### design/flow/config.mk
export PLATFORM = sky130hd
export DESIGN_NAME = ARM
export DESIGN_NICKNAME = ARM
export VERILOG_FILES = /design/flow/design.v
export SDC_FILE = /design/flow/constraint.sdc
export NUM_CORES = 4
export LEC_CHECK = 0
export CAP_MARGIN = 20
export CORE_MARGIN = 2
export CORE_UTILIZATION = 72
export PLACE_DENSITY = 0.64
export SETUP_SLACK_MARGIN = 3.07
export SLEW_MARGIN = 20
### design/flow/constraint.sdc
create_clock -name core_clock -period 15.4 [get_ports {clk}]
set_input_delay 3.0800 -clock core_clock [delete_from_list [all_inputs] [get_ports {clk}]]
set_output_delay 3.0800 -clock core_clock [all_outputs]
set_load 0.01 [all_outputs]
### design/flow/design.v
module Adder (
    in1,
    in2,
    out
);
  parameter width = 32;
  input [width - 1:0] in1, in2;
  output [width - 1:0] out;
  assign out = in1 + in2;
endmodule
module MUX (
    in0,
    in1,
    sel,
    out
);
  parameter width = 32;
  input [width - 1:0] in0, in1;
  input sel;
  output [width - 1:0] out;
  assign out = sel ? in1 : in0;
endmodule
module register (
    clk,
    rst,
    en,
    in,
    out
);
  parameter width = 32;
  input clk, rst, en;
  input [width - 1:0] in;
  output reg [width - 1:0] out;
  always @(posedge clk) begin
    if (rst) out <= 0;
    else if (en) out <= in;
  end
endmodule
module status_reg (
    clk,
    rst,
    en,
    in,
    out
);
  input clk, rst, en;
  input [3:0] in;
  output reg [3:0] out;
  always @(negedge clk) begin
    if (rst) out <= 0;
    else if (en) out <= in;
  end
endmodule
module RegisterFile (
    input clk,
    rst,
    input [3:0] src1,
    src2,
    Dest_wb,
    input [31:0] Result_WB,
    input writeBackEn,
    output [31:0] reg1,
    reg2
);
  reg [31:0] reg_file[0:15];
  integer i;
  always @(negedge clk) begin
    if (rst) begin
      for (i = 0; i < 16; i = i + 1) begin
        reg_file[i] <= i;
      end
    end else if (writeBackEn) begin
      reg_file[Dest_wb] <= Result_WB;
    end
  end
  assign reg1 = reg_file[src1];
  assign reg2 = reg_file[src2];
endmodule
module Condition_Check (
    input [3:0] cond,
    SR,
    output reg flag
);
  wire N, Z, C, V;
  assign N = SR[3];
  assign Z = SR[2];
  assign C = SR[1];
  assign V = SR[0];
  parameter [3:0] EQ = 4'd0, NE = 4'd1, CS_HS = 4'd2, CC_LO = 4'd3, MI = 4'd4, 
                PL = 4'd5, VS = 4'd6, VC = 4'd7, HI = 4'd8, LS = 4'd9, 
                GE = 4'd10, LT = 4'd11, GT = 4'd12, LE = 4'd13, AL = 4'd14;
  always @(cond, SR, N, Z, C, V) begin
    flag = 1;
    case (cond)
      EQ: flag = Z;
      NE: flag = ~Z;
      CS_HS: flag = C;
      CC_LO: flag = ~C;
      MI: flag = N;
      PL: flag = ~N;
      VS: flag = V;
      VC: flag = ~V;
      HI: flag = C & (~Z);
      LS: flag = (~C) & Z;
      GE: flag = N == V;
      LT: flag = N != V;
      GT: flag = (~Z) & (N == V);
      LE: flag = Z | (N != V);
      AL: flag = 1;
      default: flag = 1;
    endcase
  end
endmodule
module ControlUnit (
    input [3:0] OP_Code,
    input [1:0] Mode,
    input S_in,
    I_in,
    output reg [3:0] EXE_CMD,
    output reg WB_EN,
    MEM_R_EN,
    MEM_W_EN,
    B_out,
    S_out
);
  parameter [3:0] NOP = 4'd0, MOV = 4'd1, MVN = 4'd2, ADD = 4'd3, ADC = 4'd4, SUB = 4'd5, SBC = 4'd6,
                    AND = 4'd7, ORR = 4'd8, EOR = 4'd9, CMP = 4'd10, TST = 4'd11, LDR = 4'd12, STR = 4'd13, B = 4'd14;
  reg [3:0] operation;
  always @(Mode, OP_Code, S_in, I_in) begin
    operation = NOP;
    S_out = 1'b0;
    case (Mode)
      2'b00: begin
        S_out = S_in;
        case (OP_Code)
          4'b1101: operation = MOV;
          4'b1111: operation = MVN;
          4'b0100: operation = ADD;
          4'b0101: operation = ADC;
          4'b0010: operation = SUB;
          4'b0110: operation = SBC;
          4'b0000: operation = AND;
          4'b1100: operation = ORR;
          4'b0001: operation = EOR;
          4'b1010: operation = CMP;
          4'b1000: operation = TST;
          default: operation = NOP;
        endcase
      end
      2'b01: begin
        case (OP_Code)
          4'b0100: begin
            if (S_in) operation = LDR;
            else operation = STR;
          end
          default: operation = NOP;
        endcase
      end
      2'b10: begin
        if (I_in) operation = B;
        else operation = NOP;
      end
      default: operation = NOP;
    endcase
  end
  always @(operation, S_in) begin
    EXE_CMD = 4'd0;
    WB_EN = 1'b0;
    MEM_R_EN = 1'b0;
    MEM_W_EN = 1'b0;
    B_out = 1'b0;
    case (operation)
      NOP: begin
        EXE_CMD = 4'b0110;
      end
      MOV: begin
        EXE_CMD = 4'b0001;
        WB_EN   = 1'b1;
      end
      MVN: begin
        EXE_CMD = 4'b1001;
        WB_EN   = 1'b1;
      end
      ADD: begin
        EXE_CMD = 4'b0010;
        WB_EN   = 1'b1;
      end
      ADC: begin
        EXE_CMD = 4'b0011;
        WB_EN   = 1'b1;
      end
      SUB: begin
        EXE_CMD = 4'b0100;
        WB_EN   = 1'b1;
      end
      SBC: begin
        EXE_CMD = 4'b0101;
        WB_EN   = 1'b1;
      end
      AND: begin
        EXE_CMD = 4'b0110;
        WB_EN   = 1'b1;
      end
      ORR: begin
        EXE_CMD = 4'b0111;
        WB_EN   = 1'b1;
      end
      EOR: begin
        EXE_CMD = 4'b1000;
        WB_EN   = 1'b1;
      end
      CMP: begin
        EXE_CMD = 4'b0100;
      end
      TST: begin
        EXE_CMD = 4'b0110;
      end
      LDR: begin
        EXE_CMD = 4'b0010;
        MEM_R_EN = 1'b1;
        WB_EN = 1'b1;
      end
      STR: begin
        EXE_CMD  = 4'b0010;
        MEM_W_EN = 1'b1;
      end
      B: begin
        B_out = 1'b1;
      end
    endcase
  end
endmodule
module IF_Stage (
    input clk,
    rst,
    freeze,
    Branch_Taken,
    input [31:0] Branch_Address,
    output [31:0] PC,
    Instruction,
    output [31:0] imem_addr,
    input [31:0] imem_data
);
  wire en;
  assign en = ~freeze;
  wire [31:0] mux_out, pc_out, adder_out, instruction_memory_out;
  register pc (
      clk,
      rst,
      en,
      mux_out,
      pc_out
  );
  MUX mux (
      adder_out,
      Branch_Address,
      Branch_Taken,
      mux_out
  );
  Adder adder (
      32'd4,
      pc_out,
      adder_out
  );
  assign PC = adder_out;
  assign imem_addr = pc_out;
  assign Instruction = imem_data;
endmodule
module IF_Stage_Reg (
    input clk,
    rst,
    freeze,
    flush,
    input [31:0] PC_in,
    Instruction_in,
    output reg [31:0] PC,
    instructions
);
  wire en;
  assign en = ~freeze;
  always @(posedge clk) begin
    if (flush) begin
      PC <= 0;
      instructions <= 0;
    end else if (rst) begin
      PC <= 0;
      instructions <= 0;
    end else if (en) begin
      PC <= PC_in;
      instructions <= Instruction_in;
    end
  end
endmodule
module ID_Stage (
    input clk,
    rst,
    input [31:0] Instruction,
    input [31:0] Result_WB,
    input writeBackEN,
    input [3:0] Dest_wb,
    input hazard,
    input [3:0] SR,
    output WB_EN,
    MEM_R_EN,
    MEM_W_EN,
    B,
    S,
    output [3:0] EXE_CMD,
    output [31:0] Val_Rn,
    Val_Rm,
    output imm,
    output [11:0] Shift_operand,
    output [23:0] Signed_imm_24,
    output [3:0] Dest,
    output [3:0] src1,
    src2,
    output Two_src
);
  wire [3:0] cond, OPCode, Rn, Rm, Rd, rotate_imm, immed_8, CU_EXE_CMD;
  wire [1:0] OPC_mode;
  wire OPC_S, CU_B, CU_S, CU_WB_EN, CU_MEM_R_EN, CU_MEM_W_EN, cond_flag, zero_sel, not_cond_flag;
  assign cond = Instruction[31:28];
  assign OPC_mode = Instruction[27:26];
  assign imm = Instruction[25];
  assign OPCode = Instruction[24:21];
  assign OPC_S = Instruction[20];
  assign Rn = Instruction[19:16];
  assign Rd = Instruction[15:12];
  assign not_cond_flag = ~cond_flag;
  assign zero_sel = not_cond_flag | hazard;
  assign Two_src = (~imm) | MEM_W_EN;
  assign src1 = Rn;
  assign src2 = Rm;
  assign Dest = Instruction[15:12];
  assign Signed_imm_24 = Instruction[23:0];
  assign Shift_operand = Instruction[11:0];
  assign Rm = MEM_W_EN ? Rd : Instruction[3:0];
  assign {EXE_CMD, WB_EN, MEM_R_EN, MEM_W_EN, B, S} = zero_sel ? 9'b0: 
         {CU_EXE_CMD, CU_WB_EN, CU_MEM_R_EN, CU_MEM_W_EN, CU_B, CU_S};
  Condition_Check condition_check (
      cond,
      SR,
      cond_flag
  );
  RegisterFile register_file (
      clk,
      rst,
      Rn,
      Rm,
      Dest_wb,
      Result_WB,
      writeBackEN,
      Val_Rn,
      Val_Rm
  );
  ControlUnit control_unit (
      OPCode,
      OPC_mode,
      OPC_S,
      imm,
      CU_EXE_CMD,
      CU_WB_EN,
      CU_MEM_R_EN,
      CU_MEM_W_EN,
      CU_B,
      CU_S
  );
endmodule
module ID_Stage_Reg (
    input clk,
    rst, freeze,
    flush,
    WB_EN_IN,
    MEM_R_EN_IN,
    MEM_W_EN_IN,
    B_IN,
    S_IN,
    input [3:0] EXE_CMD_IN,
    SR_IN,   
    input [31:0] PC_IN,
    Val_Rn_IN,
    Val_Rm_IN,
    input imm_IN,
    input [11:0] Shift_operand_IN,
    input [23:0] Signed_imm_24_IN,
    input [3:0] Dest_IN,
    Src1_IN,
    Src2_IN,
    output reg WB_EN,
    MEM_R_EN,
    MEM_W_EN,
    B,
    S,
    output reg [3:0] EXE_CMD,
    output reg [31:0] PC,
    Val_Rn,
    Val_Rm,
    output reg imm,
    output reg [11:0] Shift_operand,
    output reg [23:0] Signed_imm_24,
    output reg [3:0] Dest,
    Src1,
    Src2,
    SR_OUT   
);
  always @(posedge clk) begin
    if (flush) begin
      WB_EN <= 0;
      MEM_R_EN <= 0;
      MEM_W_EN <= 0;
      B <= 0;
      S <= 0;
      EXE_CMD <= 0;
      PC <= 0;
      Val_Rn <= 0;
      Val_Rm <= 0;
      imm <= 0;
      Shift_operand <= 0;
      Signed_imm_24 <= 0;
      Dest <= 0;
      Src1 <= 0;
      Src2 <= 0;
      SR_OUT <= 0;
    end else if (rst | flush) begin
      WB_EN <= 0;
      MEM_R_EN <= 0;
      MEM_W_EN <= 0;
      B <= 0;
      S <= 0;
      EXE_CMD <= 0;
      PC <= 0;
      Val_Rn <= 0;
      Val_Rm <= 0;
      imm <= 0;
      Shift_operand <= 0;
      Signed_imm_24 <= 0;
      Dest <= 0;
      Src1 <= 0;
      Src2 <= 0;
      SR_OUT <= 0;
    end else if (~freeze) begin
      WB_EN <= WB_EN_IN;
      MEM_R_EN <= MEM_R_EN_IN;
      MEM_W_EN <= MEM_W_EN_IN;
      B <= B_IN;
      S <= S_IN;
      EXE_CMD <= EXE_CMD_IN;
      PC <= PC_IN;
      Val_Rn <= Val_Rn_IN;
      Val_Rm <= Val_Rm_IN;
      imm <= imm_IN;
      Shift_operand <= Shift_operand_IN;
      Signed_imm_24 <= Signed_imm_24_IN;
      Dest <= Dest_IN;
      Src1 <= Src1_IN;
      Src2 <= Src2_IN;
      SR_OUT <= SR_IN;
    end
  end
endmodule
module Val2Generator (
    input I,
    bypass_rm,
    input [31:0] Val_Rm,
    input [11:0] Shift_operand,
    output reg [31:0] out
);
  parameter [1:0] LSL = 2'b00, LSR = 2'b01, ASR = 2'b10, ROR = 2'b11;
  wire [ 4:0] shift_imm;
  wire [ 1:0] shift;
  wire [ 3:0] rotate_imm;
  wire [ 7:0] immed_8;
  reg  [31:0] shift_buffer;
  assign immed_8 = Shift_operand[7:0];
  assign rotate_imm = Shift_operand[11:8];
  assign shift_imm = Shift_operand[11:7];
  assign shift = Shift_operand[6:5];
  always @(bypass_rm, I, shift, Val_Rm, shift_imm, immed_8, Shift_operand, rotate_imm) begin
    shift_buffer = 0;
    case (bypass_rm)   
      1'b0:
      case (I)
        1'b0: begin
          case (shift)
            LSL: out = Val_Rm << shift_imm;
            LSR: out = Val_Rm >> shift_imm;
            ASR: out = Val_Rm >>> shift_imm;
            ROR: out = Val_Rm << shift_imm | Val_Rm >> 5 - shift_imm;   
          endcase
        end
        1'b1: begin
          shift_buffer = {24'd0, immed_8};
          out = shift_buffer >> (rotate_imm << 1) | shift_buffer << (32 - (rotate_imm << 1));
        end
        default: out = 32'b0;
      endcase
      1'b1: out = {20'b0, Shift_operand};
    endcase
  end
endmodule
module ALU (
    input signed [31:0] in1,
    in2,
    input [3:0] EXE_CMD,
    input C,
    output [3:0] Status_bit,
    output reg signed [31:0] result
);
  parameter [3:0] MOV = 4'b001, MVN = 4'b1001, ADD_LDR_STR = 4'b0010, ADC = 4'b0011, SUB_CMP = 4'b0100, SBC = 4'b0101,
                    AND_TST = 4'b0110, ORR = 4'b0111, EOR = 4'b1000, TST = 4'b0110;
  reg N, Z, Co, V;
  assign Status_bit = {N, Z, Co, V};
  always @(in1, in2, C, EXE_CMD) begin
    N  = 1'b0;
    Z  = 1'b0;
    Co = 1'b0;
    V  = 1'b0;
    case (EXE_CMD)
      MOV:    result = in2;
      MVN:    result = ~in2;
      ADD_LDR_STR:    begin
                {Co,result} = in1 + in2;
                if(in1 > 0 & in2 > 0 & result < 0)
                    V = 1'b1;
                else if(in1 < 0 & in2 < 0 & result > 0)
                    V = 1'b1;
                else if(in1 > 0 & in2 < 0 & result > in1)
                    V = 1'b1;
                else if(in1 < 0 & in2 > 0 & result < in1)
                    V = 1'b1;
            end
      ADC:    begin
                {Co,result} = in1 + in2 + C;
                if(in1 > 0 & in2 > 0 & result < 0)
                    V = 1'b1;
                else if(in1 < 0 & in2 < 0 & result > 0)
                    V = 1'b1;
                else if(in1 > 0 & in2 < 0 & result > in1)
                    V = 1'b1;
                else if(in1 < 0 & in2 > 0 & result < in1)
                    V = 1'b1;
            end
      SUB_CMP:    begin
                result = in1 - in2;
                if(in1 > 0 & in2 < 0 & result < 0)
                    V = 1'b1;
                else if(in1 < 0 & in2 > 0 & result > 0)
                    V = 1'b1;
                else if(in1 > 0 & in2 > 0 & result > in1)
                    V = 1'b1;
                else if (in1 < 0 & in2 < 0 & result < in1)
                    V = 1'b1;
            end
      SBC:    begin
                result = in1 - in2 - (C);
                if(in1 > 0 & in2 < 0 & result < 0)
                    V = 1'b1;
                else if(in1 < 0 & in2 > 0 & result > 0)
                    V = 1'b1;
                else if(in1 > 0 & in2 > 0 & result > in1)
                    V = 1'b1;
                else if (in1 < 0 & in2 < 0 & result < in1)
                    V = 1'b1;
            end
      AND_TST:    result = in1 & in2;
      ORR:    result = in1 | in2;
      EOR:    result = in1 ^ in2;
      default: result = 32'b0;
    endcase
    if (result == 0) Z = 1'b1;
    if (result < 0) N = 1'b1;
  end
endmodule
module EXE_Stage (
    input         clk,
    input  [ 3:0] EXE_CMD,
    input         MEM_R_EN,
    MEM_W_EN,
    input  [31:0] PC,
    Val_Rn,
    Val_Rm,
    ALU_res_in,
    WB_data,   
    input         imm,
    input  [11:0] Shift_operand,
    input  [23:0] Signed_imm_24,
    input  [ 3:0] SR,
    input  [ 1:0] sel_src1,
    sel_src2,   
    output [31:0] ALU_result,
    mux2_out,   
    Br_addr,
    output [ 3:0] status
);
  wire bypass_rm;
  wire [31:0] val2, extended_imm, shifted_imm, mux1_out;
  assign extended_imm = {
    Signed_imm_24[23],
    Signed_imm_24[23],
    Signed_imm_24[23],
    Signed_imm_24[23],
    Signed_imm_24[23],
    Signed_imm_24[23],
    Signed_imm_24[23],
    Signed_imm_24[23],
    Signed_imm_24
  };
  assign shifted_imm = extended_imm << 2;
  assign bypass_rm = MEM_W_EN | MEM_R_EN;
  assign mux1_out = (sel_src1 == 2'b00) ? Val_Rn :   
      (sel_src1 == 2'b01) ? ALU_res_in : (sel_src1 == 2'b10) ? WB_data : Val_Rn;
  assign mux2_out = (sel_src2 == 2'b00) ? Val_Rm :
                    (sel_src2 == 2'b01) ? ALU_res_in :
                    (sel_src2 == 2'b10) ? WB_data :
                    Val_Rm;
  Val2Generator v2gen (
      imm,
      bypass_rm,
      mux2_out,
      Shift_operand,
      val2
  );
  ALU alu (
      mux1_out,
      val2,
      EXE_CMD,
      SR[1],
      status,
      ALU_result
  );
  Adder pc_adder (
      PC,
      shifted_imm,
      Br_addr
  );
endmodule
module EXE_Stage_Reg (
    input clk,
    rst,
    freeze,
    WB_EN_IN,
    MEM_R_EN_IN,
    MEM_W_EN_IN,
    input [31:0] ALU_result_inp,
    ST_val_in,
    input [3:0] Dest_in,
    output reg WB_EN,
    MEM_R_EN,
    MEM_W_EN,
    output reg [31:0] ALU_result,
    Val_Rm,
    output reg [3:0] Dest
);
  always @(posedge clk) begin
    if (rst) {WB_EN, MEM_R_EN, MEM_W_EN, ALU_result, Val_Rm, Dest} <= 71'b0;
    else if (~freeze) begin
      WB_EN <= WB_EN_IN;
      MEM_R_EN <= MEM_R_EN_IN;
      MEM_W_EN <= MEM_W_EN_IN;
      ALU_result <= ALU_result_inp;
      Val_Rm <= ST_val_in;
      Dest <= Dest_in;
    end
  end
endmodule
module Sram_Controller (
    input clk,
    rst,
    wr_en,
    rd_en,
    input [31:0] address,
    writeData,
    output [31:0] readData,
    output ready,
    input [15:0] SRAM_DQ_I,
    output [15:0] SRAM_DQ_O,
    output reg [17:0] SRAM_ADDR,
    output reg SRAM_WE_N
);
  parameter [3:0] idle = 0, writeState0 = 1, writeState1 = 2, readState0 = 3, readState1 = 4, readState2 = 5, readState3 = 6, readState4 = 7;
  reg [3:0] ns, ps;
  reg [15:0] readLSB;
  reg [31:0] res;
  always @* begin
    ns = idle;
    case (ps)
      idle: begin
        if (~wr_en & ~rd_en) ns = idle;
        else if (wr_en) ns = writeState0;
        else ns = readState0;
      end
      writeState0: ns = writeState1;
      writeState1: ns = idle;
      readState0: ns = readState1;
      readState1: ns = readState2;
      readState2: ns = readState3;
      readState3: ns = readState4;
      readState4: ns = idle;
      default: ns = idle;
    endcase
  end
  always @(ps, address) begin
    SRAM_ADDR = 18'b0;
    SRAM_WE_N = 1'b1;
    case (ps)
      writeState0: begin
        SRAM_ADDR = {address[18:2], 1'b0};
        SRAM_WE_N = 1'b0;
      end
      writeState1: begin
        SRAM_ADDR = {address[18:2], 1'b1};
        SRAM_WE_N = 1'b0;
      end
      readState0: begin
        SRAM_ADDR = {address[18:2], 1'b0};
      end
      readState1: begin
        SRAM_ADDR = {address[18:2], 1'b0};
      end
      readState2: begin
        SRAM_ADDR = {address[18:2], 1'b1};
      end
      readState3: begin
        SRAM_ADDR = {address[18:2], 1'b1};
      end
      default: begin
      end
    endcase
  end
  always @(posedge clk) begin
    if (ps == readState1) readLSB <= SRAM_DQ_I;
    if (ps == readState3) res <= {SRAM_DQ_I, readLSB};
  end
  always @(posedge clk) begin
    if (rst) ps <= idle;
    else ps <= ns;
  end
  assign ready = (ns == idle) ? 1'b1 : 1'b0;
  assign readData = res;
  assign SRAM_DQ_O = (ps == writeState1) ? writeData[31:16] : writeData[15:0];
endmodule
module MEM_reg (
    input clk,
    rst,
    freeze,
    WB_en_in,
    MEM_R_en_in,
    input [31:0] ALU_result_in,
    Mem_read_value_in,
    input [3:0] Dest_in,
    output reg WB_en,
    MEM_R_en,
    output reg [31:0] ALU_result,
    Mem_read_value,
    output reg [3:0] Dest
);
  always @(posedge clk) begin
    if (rst) {WB_en, MEM_R_en, ALU_result, Mem_read_value, Dest} <= 70'b0;
    else if (~freeze) begin
      Dest <= Dest_in;
      Mem_read_value <= Mem_read_value_in;
      ALU_result <= ALU_result_in;
      MEM_R_en <= MEM_R_en_in;
      WB_en <= WB_en_in;
    end
  end
endmodule
module WB_Stage (
    input [31:0] ALU_result,
    MEM_result,
    input MEM_R_en,
    output [31:0] out
);
  assign out = MEM_R_en ? MEM_result : ALU_result;
endmodule
module Hazard_Detection_Unit (
    input [3:0] src1,
    src2,
    Exe_Dest,
    input Exe_WB_EN,
    processor_mode,
    input [3:0] Mem_Dest,
    input Mem_WB_EN,
    output reg Hazard_Detected
);
  always @(src1, src2, Exe_WB_EN, Mem_Dest, Mem_WB_EN, Exe_Dest, processor_mode) begin
    Hazard_Detected = 1'b0;
    if (~processor_mode) begin
      if ((Exe_WB_EN & (src1 == Exe_Dest))|
          (Mem_WB_EN & (src1 == Mem_Dest))|
          (Exe_WB_EN & (src2 == Exe_Dest))|
          (Mem_WB_EN & (src2 == Mem_Dest)))
        Hazard_Detected = 1'b1;
    end
  end
endmodule
module Forwarding_Unit (
    input [3:0] WB_dest,
    Mem_Dest,
    src1,
    src2,
    input WB_en,
    Mem_WB_en,
    processor_mode,
    output reg [1:0] sel_src1,
    sel_src2
);
  always @(*) begin
    sel_src1 = 2'd0;
    sel_src2 = 2'd0;
    if (processor_mode) begin
      if (Mem_WB_en) begin
        if (src1 == Mem_Dest) sel_src1 = 2'd1;
        if (src2 == Mem_Dest) sel_src2 = 2'd1;
      end
      if (WB_en) begin
        if (src1 == WB_dest) sel_src1 = 2'd2;
        if (src2 == WB_dest) sel_src2 = 2'd2;
      end
    end
  end
endmodule
module ARM (
    input clk,
    input rst,
    output [31:0] imem_addr,
    input [31:0] imem_data,
    output [17:0] SRAM_ADDR,
    output [15:0] SRAM_DQ_O,
    input [15:0] SRAM_DQ_I,
    output SRAM_WE_N
);
  wire [17:0] SW;
  assign SW = {16'b0, 1'b1, rst};
  wire freeze, flush;
  wire writeBackEN_ID, hazard, WB_EN_ID_Stage,MEM_R_EN_ID_Stage, 
		MEM_W_EN_ID_Stage,B_ID_Stage,S_ID_Stage,imm_ID_Stage, 
		Two_src_ID_Stage, imm_ID_Reg, WB_EN_ID_Reg, MEM_W_EN_ID_Reg,
		MEM_R_EN_ID_Reg, B_ID_Reg, S_ID_Reg;
  wire [31:0] PC_IF_Stage, Inst_IF_Stage, Inst_IF_Reg, 
				Val_Rn_ID_Stage, Val_Rm_ID_Stage, PC_IF_Reg, 
			    PC_ID_Reg, Val_Rn_ID_Reg, Val_Rm_ID_Reg;
  wire [31:0] Result_WB, Mem_res_feedback;
  wire [3:0] Des_wb;
  wire [3:0] EXE_CMD_ID_Stage,EXE_CMD_ID_Reg, Dest_ID_Stage, src1_ID_Stage, src2_ID_Stage, dest_ID_Reg;
  wire [23:0] Signed_imm_24_ID_Stage, Signed_imm_24_ID_Reg;
  wire [11:0] Shift_operand, Shift_operand_ID_Reg;
  wire [3:0] SR, Status_bit;
  wire [31:0] ALU_result_EXE_Reg, Val_Rm_EXE_Reg;
  wire [31:0] MEM_result_MEM_Stage;
  wire [3:0] dest_EXE_Reg, src1_ID_Reg, src2_ID_Reg;
  wire WB_EN_EXE_Reg, MEM_R_EN_EXE_Reg, MEM_W_EN_EXE_Reg, processor_mode;
  wire [31:0] ALU_result_EXE_Stage, Br_addr, Val_Rm_EXE_Stage;
  wire [3:0] status, SR_ID_Reg;
  wire [1:0] fw_sel_src1, fw_sel_src2;
  assign processor_mode = SW[1];
  assign hazard = freeze;
  assign flush = 1'b0;
  assign Mem_res_feedback = MEM_R_EN_EXE_Reg ? MEM_result_MEM_Stage : ALU_result_EXE_Reg;
  wire slow_clk;
  wire Sram_Busy;
  assign slow_clk = clk;
  IF_Stage fetch (
      slow_clk,
      SW[0],
      (freeze | ~Sram_Busy),
      B_ID_Reg,
      Br_addr,
      PC_IF_Stage,
      Inst_IF_Stage,
      imem_addr,
      imem_data
  );
  IF_Stage_Reg if_reg (
      slow_clk,
      SW[0],
      (freeze | ~Sram_Busy),
      flush,
      PC_IF_Stage,
      Inst_IF_Stage,
      PC_IF_Reg,
      Inst_IF_Reg
  );
  ID_Stage decode (
      slow_clk,
      SW[0],
      Inst_IF_Reg,
      Result_WB,
      writeBackEN_ID,
      Des_wb,
      hazard,
      SR,
      WB_EN_ID_Stage,
      MEM_R_EN_ID_Stage,
      MEM_W_EN_ID_Stage,
      B_ID_Stage,
      S_ID_Stage,
      EXE_CMD_ID_Stage,
      Val_Rn_ID_Stage,
      Val_Rm_ID_Stage,
      imm_ID_Stage,
      Shift_operand,
      Signed_imm_24_ID_Stage,
      Dest_ID_Stage,
      src1_ID_Stage,
      src2_ID_Stage,
      Two_src_ID_Stage
  );
  ID_Stage_Reg id_reg (
      slow_clk,
      SW[0],
      (~Sram_Busy),
      flush,
      WB_EN_ID_Stage,
      MEM_R_EN_ID_Stage,
      MEM_W_EN_ID_Stage,
      B_ID_Stage,
      S_ID_Stage,
      EXE_CMD_ID_Stage,
      SR,
      PC_IF_Reg,
      Val_Rn_ID_Stage,
      Val_Rm_ID_Stage,
      imm_ID_Stage,
      Shift_operand,
      Signed_imm_24_ID_Stage,
      Dest_ID_Stage,
      src1_ID_Stage,
      src2_ID_Stage,
      WB_EN_ID_Reg,
      MEM_R_EN_ID_Reg,
      MEM_W_EN_ID_Reg,
      B_ID_Reg,
      S_ID_Reg,
      EXE_CMD_ID_Reg,
      PC_ID_Reg,
      Val_Rn_ID_Reg,
      Val_Rm_ID_Reg,
      imm_ID_Reg,
      Shift_operand_ID_Reg,
      Signed_imm_24_ID_Reg,
      dest_ID_Reg,
      src1_ID_Reg,
      src2_ID_Reg,
      SR_ID_Reg
  );
  status_reg Status_Register (
      slow_clk,
      SW[0],
      S_ID_Reg,
      Status_bit,
      SR
  );
  EXE_Stage execute (
      slow_clk,
      EXE_CMD_ID_Reg,
      MEM_R_EN_ID_Reg,
      MEM_W_EN_ID_Reg,
      PC_ID_Reg,
      Val_Rn_ID_Reg,
      Val_Rm_ID_Reg,
      Mem_res_feedback,
      Result_WB,
      imm_ID_Reg,
      Shift_operand_ID_Reg,
      Signed_imm_24_ID_Reg,
      SR_ID_Reg,
      fw_sel_src1,
      fw_sel_src2,
      ALU_result_EXE_Stage,
      Val_Rm_EXE_Stage,
      Br_addr,
      Status_bit
  );
  EXE_Stage_Reg EX_Reg (
      slow_clk,
      SW[0],
      (~Sram_Busy),
      WB_EN_ID_Reg,
      MEM_R_EN_ID_Reg,
      MEM_W_EN_ID_Reg,
      ALU_result_EXE_Stage,
      Val_Rm_EXE_Stage,
      dest_ID_Reg,
      WB_EN_EXE_Reg,
      MEM_R_EN_EXE_Reg,
      MEM_W_EN_EXE_Reg,
      ALU_result_EXE_Reg,
      Val_Rm_EXE_Reg,
      dest_EXE_Reg
  );
  wire MEM_R_en_MEM_Reg;
  wire [31:0] ALU_result_MEM_Reg, Mem_read_value_MEM_Reg;
  MEM_reg mem_reg (
      slow_clk,
      SW[0],
      (~Sram_Busy),
      (~Sram_Busy) ? (1'b0) : (WB_EN_EXE_Reg),
      MEM_R_EN_EXE_Reg,
      ALU_result_EXE_Reg,
      MEM_result_MEM_Stage,
      dest_EXE_Reg,
      writeBackEN_ID,
      MEM_R_en_MEM_Reg,
      ALU_result_MEM_Reg,
      Mem_read_value_MEM_Reg,
      Des_wb
  );
  WB_Stage wb_stage (
      ALU_result_MEM_Reg,
      Mem_read_value_MEM_Reg,
      MEM_R_en_MEM_Reg,
      Result_WB
  );
  Hazard_Detection_Unit hdu (
      src1_ID_Stage,
      src2_ID_Stage,
      dest_ID_Reg,
      WB_EN_ID_Reg,
      processor_mode,
      dest_EXE_Reg,
      WB_EN_EXE_Reg,
      freeze
  );
  Forwarding_Unit fwu (
      Des_wb,
      dest_EXE_Reg,
      src1_ID_Reg,
      src2_ID_Reg,
      writeBackEN_ID,
      WB_EN_EXE_Reg,
      processor_mode,
      fw_sel_src1,
      fw_sel_src2
  );
  Sram_Controller SC (
      slow_clk,
      SW[0],
      MEM_W_EN_EXE_Reg,
      MEM_R_EN_EXE_Reg,
      ALU_result_EXE_Reg,
      Val_Rm_EXE_Reg,
      MEM_result_MEM_Stage,
      Sram_Busy,
      SRAM_DQ_I,
      SRAM_DQ_O,
      SRAM_ADDR,
      SRAM_WE_N
  );
endmodule
### design/flow/run.sh
#!/bin/bash
# the make line also repeats each setting of config.mk as NAME=value (left out here)
make -C /OpenROAD-flow-scripts/flow DESIGN_CONFIG=/design/flow/config.mk WORK_HOME=/design/flow/orfs CLKGATE_MAP_FILE= finish
==> run summary, run 1 <==
yosys + openroad results -> Mapped Area=0.06574 mm^2, top cells, area=edfxtp_1, mux4_2, dfxtp_1, cell count after synthesis=6,978, total track usage=97.74%, Chip Area, Yosys=0.06574 mm^2, Synth Net Count=7,354, fp util=72.82%, CTS Buf Count=94, outcome=did not finish, IO Port Bufs=116, CTS sink cnt=948, core area=0.09029 mm^2, top-count cell post-synth=nor2_1, Synth Area in Simple Gates=16.88%, yosys aoi share=16.85%, CTS root buf=clkbuf_16, Die Size=0.09374 mm^2, row cnt=110, GR Overflow Total=4,774, yosys warns=14, Log Error=[ERROR GRT-0116] Global routing finished with congestion. Check the congestion regions in the DRC Viewer., Synth area leader=edfxtp_1, Adders+Majority by Area=6.284%, hold bufs inserted after CTS=0, top_reg_cell synth=edfxtp_1, cells in synth_stat.txt=6,978, CTS max path bufs=3, top cells by count, synth=nor2_1, nand2_1, edfxtp_1, register area share after synthesis=37.39%, Die Width=306.2 um, I/O pin total=117, top cell type's share of synthesized area=25.58%, MUX area fraction=15.54%, worst slack, placed=-1.147 ns, GP Congestion=1.527, Top non-seq family=simple AND/OR/NAND/NOR gates, last flow stage reached=global routing (5_1_grt), Synth cell types=101, flip-flops with a built-in enable=560, H-tree depth=3, Synth Register Bits=948, syn avg cell area=9.421 um^2, DIE HEIGHT=306.2 um, xor/xnor share=2.545%, dpl hpwl=211.4 mm, ys async rst share=0%
-- through the flow --
step           instance area [um^2]  hold WS [ns]  util [%]  cells  TNS (ns)
3_5_place_dp                  77570        0.4081     85.92   9080    -2.173
3_3_place_gp                  77540        0.3927     85.89   9079    -1.773
4_1_cts                       84030        0.4371     93.07   9797    -1.326
2_1_floorplan                 66630        0.3880         -   6978         0
-- metal layers --
layer / overflow / track usage, %
met3: 440 / 88.51
met4: 1193 / 101.5
met2: 2642 / 110.5
met5: 93 / 81.45
met1: 406 / 92.55
-- repair_timing --
action	in CTS
buffers inserted	23
endpoints found under the setup margin	782
resized	195
gates cloned	3
pin swaps	42
==> run 2: changes to the inputs <==
CORE_UTILIZATION = 65   (was 72)
PLACE_DENSITY = 0.6   (was 0.64)
SETUP_SLACK_MARGIN = 0.4   (was 3.07)
SLEW_MARGIN = 30   (was 20)
clock period = 17.4 ns   (was 15.4 ns; I/O delays follow)
==> run 2 against run 1 <==
Compared with the run above:
- the run again fails in global routing (5_1_grt)
- die area grew 11%
- synthesized area is the same
- synthesized cell count is the same
==> run summary, run 2 <==
yosys + openroad results -> outcome=did not finish, last flow stage reached=global routing (5_1_grt), Log Error=[ERROR GRT-0116] Global routing finished with congestion. Check the congestion regions in the DRC Viewer., placed cell area=0.07592 mm^2, Die Size=0.1037 mm^2, H-tree depth=3, Die Width=322.0 um, Top non-seq family=simple AND/OR/NAND/NOR gates, Synth Net Count=7,354, CTS sink cnt=948, yosys aoi share=16.85%, GP Congestion=1.311, Synth cell types=101, core area=0.1001 mm^2, Adders+Majority by Area=6.284%, GR Overflow Total=2,401, I/O pin total=117, xor/xnor share=2.545%, top_reg_cell synth=edfxtp_1, fp util=65.65%, dpl hpwl=232.0 mm, top-count cell post-synth=nor2_1, row cnt=116, top cells by count, synth=nor2_1, nand2_1, edfxtp_1, syn avg cell area=9.421 um^2, IO Port Bufs=116, Synth Register Bits=948, yosys warns=14, top cell type's share of synthesized area=25.58%, Synth Area in Simple Gates=16.88%, CTS max path bufs=3, Synth area leader=edfxtp_1, cell count after synthesis=6,978, CTS root buf=clkbuf_16, CTS Buf Count=96, MUX area fraction=15.54%, ys async rst share=0%, Chip Area, Yosys=0.06574 mm^2, flip-flops with a built-in enable=560, top cells, area=edfxtp_1, mux4_2, dfxtp_1, Mapped Area=0.06574 mm^2, total track usage=90.79%, DIE HEIGHT=322.0 um, cells in synth_stat.txt=6,978, register area share after synthesis=37.39%
run 2: metrics by stage:
step | TNS (ns) | util (%) | cells | total power, mW | setup slack, ns
after floorplan | 0 | - | 6978 | 4.850 | 0.4118
after global placement | -0.7799 | 75.77 | 9026 | 6.831 | -0.7799
after detailed placement | -0.4357 | 75.81 | 9026 | 6.905 | -0.4357
after CTS | 0 | 82.80 | 9767 | 9.957 | 0.1370
run 2: layer usage:
| metal | GRT usage [%] | overflow |
|---|---|---|
| met5 | 66.10 | 40 |
| met4 | 90.55 | 724 |
| met3 | 82.27 | 212 |
| met2 | 101.7 | 1294 |
| met1 | 89.20 | 131 |
run 2: timing repair:
| item | in CTS |
|---|---|
| pin swaps | 73 |
| setup buffers | 40 |
| endpoints found under the setup margin | 2 |
| hold buffers | 0 |
| resized | 255 |
| endpoints found under the hold margin | 0 |
| cloned | 4 |
==> run 3: changes to the inputs <==
PLACE_DENSITY = unset   (was 0.6)
SETUP_SLACK_MARGIN = unset   (was 0.4)
SLEW_MARGIN = 20   (was 30)
clock period = 16.1 ns   (was 17.4 ns; I/O delays follow)
==> run 3 against run 2 <==
Compared with the run above:
- the run again fails in global routing (5_1_grt)
- die area stayed put
- synthesized cell count is the same
- synthesized area did not move
==> run summary, run 3 <==
yosys + openroad results -> outcome=did not finish, last flow stage reached=global routing (5_1_grt), Log Error=[ERROR GRT-0116] Global routing finished with congestion. Check the congestion regions in the DRC Viewer., worst slack, placed=-0.9416 ns, CTS sink cnt=948, CTS Buf Count=96, GP Congestion=1.327, H-tree depth=3, Synth Area in Simple Gates=16.88%, syn avg cell area=9.421 um^2, Die Width=322.0 um, CTS root buf=clkbuf_16, flip-flops with a built-in enable=560, cell count after synthesis=6,978, MUX area fraction=15.54%, Mapped Area=0.06574 mm^2, placed cells=9,272, Adders+Majority by Area=6.284%, Top non-seq family=simple AND/OR/NAND/NOR gates, Synth area leader=edfxtp_1, GR Overflow Total=1,447, top cell type's share of synthesized area=25.58%, register area share after synthesis=37.39%, hold bufs inserted after CTS=0, fp util=65.65%, xor/xnor share=2.545%, Die Size=0.1037 mm^2, DIE HEIGHT=322.0 um, top cells by count, synth=nor2_1, nand2_1, edfxtp_1, placed cell area=0.07784 mm^2, Synth Register Bits=948, Synth Net Count=7,354, top cells, area=edfxtp_1, mux4_2, dfxtp_1, I/O pin total=117, top-count cell post-synth=nor2_1, IO Port Bufs=116, total track usage=86.35%, Synth cell types=101, dpl hpwl=227.1 mm, core area=0.1001 mm^2, Chip Area, Yosys=0.06574 mm^2, ys async rst share=0%, cells in synth_stat.txt=6,978, yosys aoi share=16.85%, top_reg_cell synth=edfxtp_1, CTS max path bufs=3, row cnt=116, yosys warns=14
-- run 3: repair_timing --
item / in CTS
cloned: 3
pin swaps: 49
buffers inserted: 47
gates resized: 182
setup endpoints to repair: 2
-- run 3: per-layer routing --
layer	overflow	global-route usage [%]
met2	768	98.04
met4	504	85.35
met3	106	77.06
met1	60	85.53
met5	9	54.66
==> run 4: changes to the inputs <==
CORE_UTILIZATION = 56   (was 65)
CTS_CLUSTER_SIZE = 74   (was unset)
SETUP_SLACK_MARGIN = -1.06   (was unset)
TNS_END_PERCENT = 5   (was unset)
clock period = 11.4 ns   (was 16.1 ns; I/O delays follow)
==> run 4 against run 3 <==
Compared with the run above:
- the run again fails in global routing (5_1_grt)
- synthesized cell count is the same
- die area increased by 16%
- synthesized area stayed put
==> run summary, run 4 <==
yosys + openroad results -> GR Overflow Total=1,012, Die Size=0.1202 mm^2, ys async rst share=0%, I/O pin total=117, hold bufs inserted after CTS=0, cells in synth_stat.txt=6,978, Synth cell types=101, Mapped Area=0.06574 mm^2, Top non-seq family=simple AND/OR/NAND/NOR gates, Die Width=346.6 um, syn avg cell area=9.421 um^2, row cnt=125, yosys aoi share=16.85%, CTS sink cnt=948, DIE HEIGHT=346.6 um, Adders+Majority by Area=6.284%, GP Congestion=1.177, fp util=56.50%, outcome=did not finish, MUX area fraction=15.54%, H-tree depth=3, top-count cell post-synth=nor2_1, CTS max path bufs=3, cell count after synthesis=6,978, top_reg_cell synth=edfxtp_1, top cell type's share of synthesized area=25.58%, total track usage=83.21%, last flow stage reached=global routing (5_1_grt), CTS Buf Count=97, Synth Register Bits=948, CTS root buf=clkbuf_16, IO Port Bufs=116, Log Error=[ERROR GRT-0116] Global routing finished with congestion. Check the congestion regions in the DRC Viewer., top cells by count, synth=nor2_1, nand2_1, edfxtp_1, Chip Area, Yosys=0.06574 mm^2, dpl hpwl=256.9 mm, yosys warns=14, flip-flops with a built-in enable=560, register area share after synthesis=37.39%, Synth area leader=edfxtp_1, Synth Area in Simple Gates=16.88%, xor/xnor share=2.545%, top cells, area=edfxtp_1, mux4_2, dfxtp_1, core area=0.1164 mm^2, Synth Net Count=7,354
==> run 4: per-stage QoR <==
stage	worst slack [ns]	power [mW]	cells	area, um^2
after global placement	-3.716	11.33	9849	81360
after detailed placement	-3.642	11.44	9849	81360
after floorplan	-1.964	7.468	6978	66400
after CTS	-2.996	16.02	10557	87420
==> run 4: per-layer routing <==
metal / GRT overflow / global-route usage (%)
met5: 15 / 54.18
met4: 402 / 83.80
met3: 74 / 72.68
met2: 480 / 95.53
met1: 41 / 81.83
==> run 4: repair_timing <==
item                                    in CTS
buffers inserted                            13
pin swaps                                   17
gates cloned                                 4
resized                                    109
endpoints found under the setup margin       4
==> run 5: changes to the inputs <==
CAP_MARGIN = 15   (was 20)
CORE_UTILIZATION = 72   (was 56)
CTS_CLUSTER_DIAMETER = 210   (was unset)
CTS_CLUSTER_SIZE = 31   (was 74)
MAX_ROUTING_LAYER = met4   (was unset)
SETUP_SLACK_MARGIN = 1.34   (was -1.06)
TNS_END_PERCENT = unset   (was 5)
clock period = 16.1 ns   (was 11.4 ns; I/O delays follow)
==> run 5 against run 4 <==
Compared with the run above:
- the run again fails in global routing (5_1_grt)
- synthesized area did not move
- die area shrank 22%
- synthesized cell count stayed put
==> run summary, run 5 <==
yosys + openroad results -> CTS sink cnt=948, Synth area leader=edfxtp_1, register area share after synthesis=37.39%, top-count cell post-synth=nor2_1, Chip Area, Yosys=0.06574 mm^2, Log Error=[ERROR GRT-0116] Global routing finished with congestion. Check the congestion regions in the DRC Viewer., flip-flops with a built-in enable=560, H-tree depth=2, top cells, area=edfxtp_1, mux4_2, dfxtp_1, top cell type's share of synthesized area=25.58%, MUX area fraction=15.54%, I/O pin total=117, CTS root buf=clkbuf_16, Die Width=306.2 um, Adders+Majority by Area=6.284%, GR Overflow Total=1,100, top cells by count, synth=nor2_1, nand2_1, edfxtp_1, core area=0.09029 mm^2, Synth Net Count=7,354, dpl hpwl=202.6 mm, total track usage=84.07%, GP Congestion=1.523, Synth Register Bits=948, Synth cell types=101, Top non-seq family=simple AND/OR/NAND/NOR gates, placed cell area=0.07616 mm^2, Synth Area in Simple Gates=16.88%, row cnt=110, DIE HEIGHT=306.2 um, Die Size=0.09374 mm^2, yosys aoi share=16.85%, CTS max path bufs=3, CTS Buf Count=37, ys async rst share=0%, hold bufs inserted after CTS=0, syn avg cell area=9.421 um^2, Mapped Area=0.06574 mm^2, worst slack, placed=-0.6461 ns, xor/xnor share=2.545%, outcome=did not finish, yosys warns=14, top_reg_cell synth=edfxtp_1, cell count after synthesis=6,978, last flow stage reached=global routing (5_1_grt), fp util=72.82%, IO Port Bufs=116, cells in synth_stat.txt=6,978
## run 5: what timing repair did
action	CTS
endpoints found under the hold margin	0
setup buffers	34
endpoints found under the setup margin	4
resized	137
cloned	2
pin swaps	49
## run 5: per-layer routing
| layer | overflow | global-route usage (%) |
|---|---|---|
| met1 | 63 | 84.05 |
| met2 | 586 | 96.56 |
| met3 | 104 | 70.37 |
| met4 | 347 | 79.74 |
| met5 | - | - |
## run 5: per-stage QoR
stage	instances	power, mW
floorplan	6978	5.294
global placement	8912	7.284
detailed placement	8912	7.412
CTS	9524	9.341
==> run 6: changes to the inputs <==
CAP_MARGIN = 20   (was 15)
CORE_UTILIZATION = 69   (was 72)
CTS_CLUSTER_DIAMETER = unset   (was 210)
CTS_CLUSTER_SIZE = unset   (was 31)
MAX_ROUTING_LAYER = unset   (was met4)
PLACE_DENSITY = 0.6   (was unset)
SETUP_SLACK_MARGIN = -1.22   (was 1.34)
clock period = 11.9 ns   (was 16.1 ns; I/O delays follow)
==> run 6 against run 5 <==
Compared with the run above:
- the flow again stops in global routing (5_1_grt)
- die area grew 4.3%
- synthesized area is the same
- synthesized cell count is the same
==> run summary, run 6 <==
yosys + openroad results -> Top non-seq family=simple AND/OR/NAND/NOR gates, worst slack, placed=-2.578 ns, top cells, area=edfxtp_1, mux4_2, dfxtp_1, Die Width=312.7 um, cell count after synthesis=6,978, Die Size=0.09777 mm^2, register area share after synthesis=37.39%, IO Port Bufs=116, core area=0.09473 mm^2, ys async rst share=0%, last flow stage reached=global routing (5_1_grt), MUX area fraction=15.54%, CTS max path bufs=3, hold bufs inserted after CTS=0, top cell type's share of synthesized area=25.58%, CTS Buf Count=97, outcome=did not finish, xor/xnor share=2.545%, fp util=69.40%, cells in synth_stat.txt=6,978, Adders+Majority by Area=6.284%, total track usage=90.81%, GP Congestion=1.472, top_reg_cell synth=edfxtp_1, Synth Register Bits=948, Synth Net Count=7,354, yosys aoi share=16.85%, CTS root buf=clkbuf_16, row cnt=113, yosys warns=14, flip-flops with a built-in enable=560, Mapped Area=0.06574 mm^2, top cells by count, synth=nor2_1, nand2_1, edfxtp_1, I/O pin total=117, Synth Area in Simple Gates=16.88%, DIE HEIGHT=312.7 um, Chip Area, Yosys=0.06574 mm^2, Log Error=[ERROR GRT-0116] Global routing finished with congestion. Check the congestion regions in the DRC Viewer., top-count cell post-synth=nor2_1, dpl hpwl=219.4 mm, Synth area leader=edfxtp_1, H-tree depth=3, Synth cell types=101, CTS sink cnt=948, GR Overflow Total=2,831, syn avg cell area=9.421 um^2
## run 6: repair_timing
action | CTS
setup buffers | 12
endpoints found under the setup margin | 3
pin swaps | 19
gates resized | 94
hold endpoints to repair | 0
## run 6: through the flow
stage / hold WS [ns] / instances / instance area [um^2]
after detailed placement: 0.4105 / 9497 / 80190
after floorplan: 0.3880 / 6978 / 66400
after global placement: 0.3936 / 9497 / 80180
after CTS: 0.4274 / 10199 / 85810
## run 6: per-layer routing
| metal | GRT overflow | global-route usage (%) |
|---|---|---|
| met1 | 132 | 89.02 |
| met2 | 1762 | 103.8 |
| met3 | 133 | 79.67 |
| met4 | 766 | 91.59 |
| met5 | 38 | 62.57 |
==> run 7: changes to the inputs <==
CORE_UTILIZATION = 55   (was 69)
SETUP_SLACK_MARGIN = 0.4   (was -1.22)
clock period = 14.2 ns   (was 11.9 ns; I/O delays follow)
==> run 7 against run 6 <==
Compared with the run above:
- the flow again stops in global routing (5_1_grt)
- synthesized cell count is the same
- synthesized area stayed put
- die area increased by 25%
==> run summary, run 7 <==
yosys + openroad results -> top cells, area=edfxtp_1, mux4_2, dfxtp_1, core area=0.1182 mm^2, row cnt=126, fp util=55.60%, Top non-seq family=simple AND/OR/NAND/NOR gates, H-tree depth=3, total track usage=81.88%, dpl hpwl=261.2 mm, MUX area fraction=15.54%, Synth area leader=edfxtp_1, last flow stage reached=global routing (5_1_grt), top cell type's share of synthesized area=25.58%, I/O pin total=117, Adders+Majority by Area=6.284%, xor/xnor share=2.545%, top cells by count, synth=nor2_1, nand2_1, edfxtp_1, CTS max path bufs=3, yosys warns=14, CTS sink cnt=948, worst slack, placed=-2.064 ns, Log Error=[ERROR GRT-0116] Global routing finished with congestion. Check the congestion regions in the DRC Viewer., Synth cell types=101, cells in synth_stat.txt=6,978, GR Overflow Total=691, syn avg cell area=9.421 um^2, outcome=did not finish, DIE HEIGHT=349.7 um, CTS root buf=clkbuf_16, Synth Register Bits=948, IO Port Bufs=116, top_reg_cell synth=edfxtp_1, GP Congestion=1.156, Synth Area in Simple Gates=16.88%, top-count cell post-synth=nor2_1, cell count after synthesis=6,978, ys async rst share=0%, Chip Area, Yosys=0.06574 mm^2, register area share after synthesis=37.39%, Die Width=349.7 um, hold bufs inserted after CTS=0, Synth Net Count=7,354, CTS Buf Count=97, Mapped Area=0.06574 mm^2, flip-flops with a built-in enable=560, yosys aoi share=16.85%, Die Size=0.1223 mm^2
run 7: timing repair:
item,4_1_cts
setup endpoints to repair,4
setup buffers,63
gates cloned,2
pin swaps,76
gates resized,268
run 7: metrics by stage:
step,utilization [%],std cells,instance area [um^2]
global placement,68.71,9840,81250
CTS,74.75,10600,88380
floorplan,-,6978,66430
detailed placement,68.77,9843,81320
run 7: layer usage:
| layer | GRT overflow | track usage [%] |
|---|---|---|
| met2 | 327 | 94.85 |
| met4 | 284 | 81.24 |
| met5 | 7 | 48.47 |
| met3 | 43 | 70.01 |
| met1 | 30 | 81.72 |
==> run 8: changes to the inputs <==
ABC_AREA = 1   (was unset)
CAP_MARGIN = 30   (was 20)
CELL_PAD_IN_SITES_DETAIL_PLACEMENT = 2   (was unset)
CORE_MARGIN = 4   (was 2)
CORE_UTILIZATION = 32   (was 55)
CTS_CLUSTER_DIAMETER = 388   (was unset)
CTS_CLUSTER_SIZE = 37   (was unset)
HOLD_SLACK_MARGIN = 0.07   (was unset)
MIN_ROUTING_LAYER = met2   (was unset)
PLACE_DENSITY = unset   (was 0.6)
SETUP_SLACK_MARGIN = unset   (was 0.4)
SLEW_MARGIN = 10   (was 20)
TNS_END_PERCENT = 45   (was unset)
clock period = 19.9 ns   (was 14.2 ns; I/O delays follow)
==> run 8 against run 7 <==
Compared with the run above:
- the flow again stops in global routing (5_1_grt)
- synthesized cell count up 28%
- die area up 72%
- synthesized area down 1.4%
==> run summary, run 8 <==
yosys + openroad results -> outcome=did not finish, last flow stage reached=global routing (5_1_grt), Log Error=[ERROR GRT-0116] Global routing finished with congestion. Check the congestion regions in the DRC Viewer., DIE HEIGHT=458.1 um, GR Overflow Total=3,745, fp util=32.31%, top cells, area=edfxtp_1, dfxtp_1, nor2_1, Synth area leader=edfxtp_1, cell count after synthesis=8,899, Adders+Majority by Area=6.373%, Synth Register Bits=948, Die Size=0.2099 mm^2, syn avg cell area=7.285 um^2, top-count cell post-synth=nor2_1, GP Congestion=1.150, Synth Area in Simple Gates=24.78%, ys async rst share=0%, cells in synth_stat.txt=8,899, H-tree depth=1, Mapped Area=0.06483 mm^2, CTS Buf Count=29, post-CTS resize count=0, core area=0.2007 mm^2, top_reg_cell synth=edfxtp_1, total track usage=79.28%, IO Port Bufs=116, # Post-CTS Setup Buffers=0, MUX area fraction=0.7276%, yosys aoi share=20.02%, worst slack, placed=0.7236 ns, dpl hpwl=315.1 mm, yosys warns=14, I/O pin total=117, top cell type's share of synthesized area=25.94%, flip-flops with a built-in enable=560, register area share after synthesis=37.92%, Top non-seq family=simple AND/OR/NAND/NOR gates, Die Width=458.1 um, hold bufs inserted after CTS=0, xor/xnor share=2.322%, Synth cell types=77, top cells by count, synth=nor2_1, nand2_1, o21ai_0, placed cell area=0.07293 mm^2, CTS max path bufs=3, Synth Net Count=9,275, CTS root buf=clkbuf_16, CTS sink cnt=948, placed cells=11,794, Chip Area, Yosys=0.06483 mm^2, row cnt=164
-- run 8: layer usage --
metal | GRT overflow | global-route usage, %
met5 | 270 | 67.71
met2 | 980 | 81.64
met1 | - | -
met3 | 1863 | 87.22
met4 | 632 | 63.98
==> run 9: changes to the inputs <==
ABC_AREA = unset   (was 1)
CAP_MARGIN = 20   (was 30)
CELL_PAD_IN_SITES_DETAIL_PLACEMENT = unset   (was 2)
CORE_MARGIN = 2   (was 4)
CORE_UTILIZATION = 40   (was 32)
CTS_CLUSTER_DIAMETER = unset   (was 388)
CTS_CLUSTER_SIZE = unset   (was 37)
HOLD_SLACK_MARGIN = unset   (was 0.07)
MIN_ROUTING_LAYER = unset   (was met2)
PLACE_DENSITY = 0.6   (was unset)
SETUP_SLACK_MARGIN = 4.12   (was unset)
SLEW_MARGIN = 20   (was 10)
TNS_END_PERCENT = unset   (was 45)
clock period = 20.5 ns   (was 19.9 ns; I/O delays follow)
==> run 9 against run 8 <==
Compared with the run above:
- the run now finishes clean
- die area decreased by 20%
- synthesized cell count decreased by 22%
- synthesized area increased by 1.4%
==> run summary, run 9 <==
yosys + openroad results -> skew final=0.1471 ns, max-slew violation count=0, Worst-Margin Slew=1.131 ns, yosys aoi share=16.85%, GR Overflow Total=0, first-iteration detailed-routing DRC count=8,460, endpoints failing hold=0, WP data arrival=9.50 ns, kind of critical path=flip-flop to flip-flop, crit path launch=EX_Reg.Dest[0], placed cells=9,601, CP delay by family, top=AND-OR/OR-AND gates, routed wire length=329.8 mm, top-count cell post-synth=nor2_1, internal power=5.050 mW, total track usage=38.17%, cell count after synthesis=6,978, Seq pwr share=25.5%, MUX area fraction=15.54%, DIE HEIGHT=409.4 um, post-route ant nets=0, Synth Register Bits=948, ys async rst share=0%, largest net degree at the start of global routing=168, Synth cell types=101, Setup-failing EPs final=0, outcome=complete, no violations, Power Density=101.1 mW/mm^2, fill cell count=15,057, maxcap violations=0, slew margin rel.=24.05%, fin cells=10,495, CTS max path bufs=3, H-tree depth=3, Synth Net Count=7,354, # DRC=0, end of the worst register-to-register path=Status_Register.out[0], CP Buf/Inv Count=5, CTS Buf Count=104, Adders+Majority by Area=6.284%, top cell type's share of synthesized area=25.58%, Synth Area in Simple Gates=16.88%, CTS tree=built, first-pass GRT wire length=463.8 mm, row cnt=148, yosys warns=14, flip-flops with a built-in enable=560, syn avg cell area=9.421 um^2, critical hold path startpoint=SC.readLSB[8], Max stage delay on crit path=0.56 ns, Worst Setup Start Kind=flip-flop, Mapped Area=0.06574 mm^2, Die Size=0.1676 mm^2, CTS sink cnt=948, Chip Area, Yosys=0.06574 mm^2, FF-to-FF setup slack=1.39 ns, Hold EP=SC.res[8], Hold Path Depth=0, Peak VDD IR=0.09440 mV, Clk Latency, worst-skew pair=0.81 ns, Synth area leader=edfxtp_1, CTS root buf=clkbuf_16, RSZ-0062 raised after global routing=true, # nets final=8,600, Vias=66,443, sw frac=41.08%, worst r2r src=EX_Reg.Dest[0], count of tool warnings=654, WL/cell=31.42 um, cells in synth_stat.txt=6,978, core area=0.1630 mm^2, IO Port Bufs=116, GP Congestion=1.041, Vias/cell=6.331, Area Overhead vs Synth=28.91%, crit path capture=Status_Register.out[0], critical path depth=39, Biggest consumer=combinational logic, number of global-route vias before repair=64,807, xor/xnor share=2.545%, Top non-seq family=simple AND/OR/NAND/NOR gates, Crit-path slowest cell=mux2i_1, Sw Pwr=3.521 mW, register area share after synthesis=37.39%, seq pwr=2.19 mW, top cells, area=edfxtp_1, mux4_2, dfxtp_1, clk slew on worst S/H paths=0.07 ns, top cells by count, synth=nor2_1, nand2_1, edfxtp_1, reg2reg path depth=39, Die Width=409.4 um, I/O pin total=117, largest fanout on the critical path=10, Leakage=33.76 nW, Setup TNS Final=0 ns, Clk. pwr=2.38 mW, setup slack after layout=1.388 ns, fp util=40.34%, worst slack, placed=0.5328 ns, Pre-antenna DRT Iters=6, combinational power=4.00 mW, Logic pwr share=46.7%, CP endpoint kind=flip-flop, dpl hpwl=239.9 mm, Req. time, crit path=10.89 ns, Clock Power Share=27.8%, initial antenna violation count=14, Hold WC Path Type=flip-flop to flip-flop, top_reg_cell synth=edfxtp_1
-- run 9: final cells by class --
type	count	area, um^2	share of cell area, %
multi-input cells	5271	41110	48.50
inverters	213	823.3	0.9714
diodes	7	17.52	0.02067
flip-flops and latches	948	24650	29.09
well taps	2175	2721	3.211
clock inverters	584	2760	3.257
clock buffers	127	2780	3.280
repair buffers	1170	9891	11.67
-- run 9: stage by stage --
step	utilization (%)	instance area [um^2]	total power, mW	hold slack (ns)
after floorplan	-	66440	4.158	0.3880
after global placement	46.12	75160	5.953	0.3931
after detailed placement	46.13	75170	5.941	0.4002
after CTS	51.38	83720	8.378	0.3528
after global routing	52.00	84740	8.915	0.3731
final	52.01	84750	8.571	0.3524
-- run 9: repair_timing --
action,in CTS,in global routing
hold endpoints to repair,0,0
resized,341,125
pin swaps,113,72
gates cloned,10,1
hold buffers,0,0
endpoints found under the setup margin,237,105
setup buffers,121,45
-- run 9: layer usage --
layer  vias up  wire, um  share of wire (%)  global-route usage (%)
li1      28505         -                  -                       -
met1     32520    121100                 37                   46.41
met2      4236    147600                 45                   59.70
met3      1166     32010                9.7                   8.310
met4        16     28900                8.8                   27.92
met5         -       120              0.036                       0
==> run 10: changes to the inputs <==
CORE_UTILIZATION = 68   (was 40)
CTS_CLUSTER_DIAMETER = 51   (was unset)
CTS_CLUSTER_SIZE = 21   (was unset)
SETUP_SLACK_MARGIN = 2.78   (was 4.12)
clock period = 21.0 ns   (was 20.5 ns; I/O delays follow)
==> run 10 against run 9 <==
Compared with the run above:
- the run now fails in global routing (5_1_grt)
- synthesized area stayed put
- die area is 41% lower
- synthesized cell count stayed put
==> run summary, run 10 <==
yosys + openroad results -> H-tree depth=3, MUX area fraction=15.54%, Synth Register Bits=948, Adders+Majority by Area=6.284%, row cnt=114, yosys warns=14, last flow stage reached=global routing (5_1_grt), CTS sink cnt=948, outcome=did not finish, GP Congestion=1.238, top cells, area=edfxtp_1, mux4_2, dfxtp_1, Mapped Area=0.06574 mm^2, IO Port Bufs=116, register area share after synthesis=37.39%, cells in synth_stat.txt=6,978, CTS Buf Count=81, top_reg_cell synth=edfxtp_1, Die Width=314.9 um, GR Overflow Total=3,527, Top non-seq family=simple AND/OR/NAND/NOR gates, CTS max path bufs=3, I/O pin total=117, Chip Area, Yosys=0.06574 mm^2, placed cells=8,175, yosys aoi share=16.85%, cell count after synthesis=6,978, Die Size=0.09918 mm^2, Synth cell types=101, DIE HEIGHT=314.9 um, worst slack, placed=0.4237 ns, dpl hpwl=221.8 mm, Log Error=[ERROR GRT-0116] Global routing finished with congestion. Check the congestion regions in the DRC Viewer., hold bufs inserted after CTS=0, top cell type's share of synthesized area=25.58%, Synth Net Count=7,354, total track usage=94.52%, ys async rst share=0%, Synth area leader=edfxtp_1, xor/xnor share=2.545%, fp util=68.28%, top-count cell post-synth=nor2_1, CTS root buf=clkbuf_16, flip-flops with a built-in enable=560, Synth Area in Simple Gates=16.88%, top cells by count, synth=nor2_1, nand2_1, edfxtp_1, core area=0.09628 mm^2, syn avg cell area=9.421 um^2
## run 10: timing repair
item,CTS
resized,295
gates cloned,12
pin swaps,66
setup endpoints to repair,4
setup buffers,113
## run 10: per-stage QoR
stage               util [%]  area (um^2)
floorplan                  -        66350
detailed placement     72.49        69790
CTS                    80.56        77560
global placement       72.44        69740
## run 10: layer usage
| metal | track usage [%] | GRT overflow |
|---|---|---|
| met5 | 69.87 | 48 |
| met4 | 96.98 | 953 |
| met3 | 86.70 | 333 |
| met2 | 105.6 | 1885 |
| met1 | 91.19 | 308 |
==> run 11: changes to the inputs <==
CORE_UTILIZATION = 50   (was 68)
CTS_CLUSTER_DIAMETER = unset   (was 51)
CTS_CLUSTER_SIZE = unset   (was 21)
PLACE_DENSITY = 0.45   (was 0.6)
SETUP_SLACK_MARGIN = 3.35   (was 2.78)
TNS_END_PERCENT = 5   (was unset)
clock period = 11.4 ns   (was 21.0 ns; I/O delays follow)
==> run 11 against run 10 <==
Compared with the run above:
- the run again fails in global routing (5_1_grt)
- synthesized area unchanged
- synthesized cell count unchanged
- die area up 36%
==> run summary, run 11 <==
yosys + openroad results -> outcome=did not finish, last flow stage reached=global routing (5_1_grt), Log Error=[ERROR GRT-0116] Global routing finished with congestion. Check the congestion regions in the DRC Viewer., worst slack, placed=-3.674 ns, xor/xnor share=2.545%, dpl hpwl=275.4 mm, placed cell area=0.08270 mm^2, MUX area fraction=15.54%, CTS max path bufs=3, total track usage=82.28%, DIE HEIGHT=366.6 um, GP Congestion=1.156, hold bufs inserted after CTS=0, CTS root buf=clkbuf_16, Die Size=0.1344 mm^2, Top non-seq family=simple AND/OR/NAND/NOR gates, core area=0.1310 mm^2, Synth Net Count=7,354, top-count cell post-synth=nor2_1, Chip Area, Yosys=0.06574 mm^2, top_reg_cell synth=edfxtp_1, IO Port Bufs=116, H-tree depth=3, Synth Register Bits=948, register area share after synthesis=37.39%, top cells by count, synth=nor2_1, nand2_1, edfxtp_1, Die Width=366.6 um, Synth Area in Simple Gates=16.88%, yosys aoi share=16.85%, top cells, area=edfxtp_1, mux4_2, dfxtp_1, syn avg cell area=9.421 um^2, CTS sink cnt=948, yosys warns=14, row cnt=133, Synth cell types=101, top cell type's share of synthesized area=25.58%, cells in synth_stat.txt=6,978, flip-flops with a built-in enable=560, fp util=50.20%, GR Overflow Total=652, I/O pin total=117, ys async rst share=0%, Synth area leader=edfxtp_1, cell count after synthesis=6,978, CTS Buf Count=100, Adders+Majority by Area=6.284%, Mapped Area=0.06574 mm^2
==> run 11: timing repair <==
item,4_1_cts
gates cloned,20
pin swaps,135
setup buffers,116
setup endpoints to repair,1078
endpoints found under the hold margin,0
gates resized,471
==> run 11: through the flow <==
step                hold slack, ns  std cells
global placement            0.3926      10187
CTS                         0.4187      11026
detailed placement          0.4113      10187
floorplan                   0.3880       6978
==> run 11: layer usage <==
| metal | GRT overflow | global-route usage [%] |
|---|---|---|
| met1 | 48 | 80.85 |
| met2 | 287 | 94.54 |
| met3 | 56 | 72.90 |
| met4 | 249 | 80.91 |
| met5 | 12 | 54.49 |
==> run 12: changes to the inputs <==
CORE_UTILIZATION = 53   (was 50)
PLACE_DENSITY = 0.6   (was 0.45)
SETUP_SLACK_MARGIN = -1.44   (was 3.35)
TNS_END_PERCENT = unset   (was 5)
clock period = 17.2 ns   (was 11.4 ns; I/O delays follow)
==> run 12 against run 11 <==
Compared with the run above:
- the flow again stops in global routing (5_1_grt)
- synthesized area unchanged
- synthesized cell count unchanged
- die area down 5.6%
==> run summary, run 12 <==
yosys + openroad results -> CTS sink cnt=948, Synth Net Count=7,354, MUX area fraction=15.54%, Synth Area in Simple Gates=16.88%, yosys warns=14, Chip Area, Yosys=0.06574 mm^2, syn avg cell area=9.421 um^2, last flow stage reached=global routing (5_1_grt), cells in synth_stat.txt=6,978, cell count after synthesis=6,978, ys async rst share=0%, xor/xnor share=2.545%, top cell type's share of synthesized area=25.58%, post-CTS resize count=0, DIE HEIGHT=356.2 um, top cells by count, synth=nor2_1, nand2_1, edfxtp_1, outcome=did not finish, total track usage=73.27%, # Post-CTS Setup Buffers=0, CTS max path bufs=3, H-tree depth=3, yosys aoi share=16.85%, GR Overflow Total=11, Log Error=[ERROR GRT-0232] Routing congestion too high. Check the congestion heatmap in the GUI., hold bufs inserted after CTS=0, Die Size=0.1269 mm^2, fp util=53.24%, top_reg_cell synth=edfxtp_1, placed cell area=0.07961 mm^2, Die Width=356.2 um, Synth Register Bits=948, Synth area leader=edfxtp_1, Synth cell types=101, core area=0.1235 mm^2, Mapped Area=0.06574 mm^2, row cnt=129, CTS Buf Count=100, flip-flops with a built-in enable=560, I/O pin total=117, CTS root buf=clkbuf_16, GP Congestion=1.185, register area share after synthesis=37.39%, Top non-seq family=simple AND/OR/NAND/NOR gates, Adders+Majority by Area=6.284%, dpl hpwl=264.2 mm, IO Port Bufs=116, top-count cell post-synth=nor2_1, top cells, area=edfxtp_1, mux4_2, dfxtp_1
==> run 12: metrics by stage <==
step,worst slack [ns],hold slack [ns],instances
2_1_floorplan,-0.6953,0.3880,6978
3_3_place_gp,-1.008,0.3923,9766
3_5_place_dp,-1.008,0.4063,9767
4_1_cts,-1.124,0.4179,10470
==> run 12: layer usage <==
metal,GRT overflow,global-route usage [%]
met4,4,74.04
met1,1,72.41
met5,0,36.22
met3,1,55.40
met2,5,91.37
Power figures rest on the tool's default switching activity, not on a simulated workload.
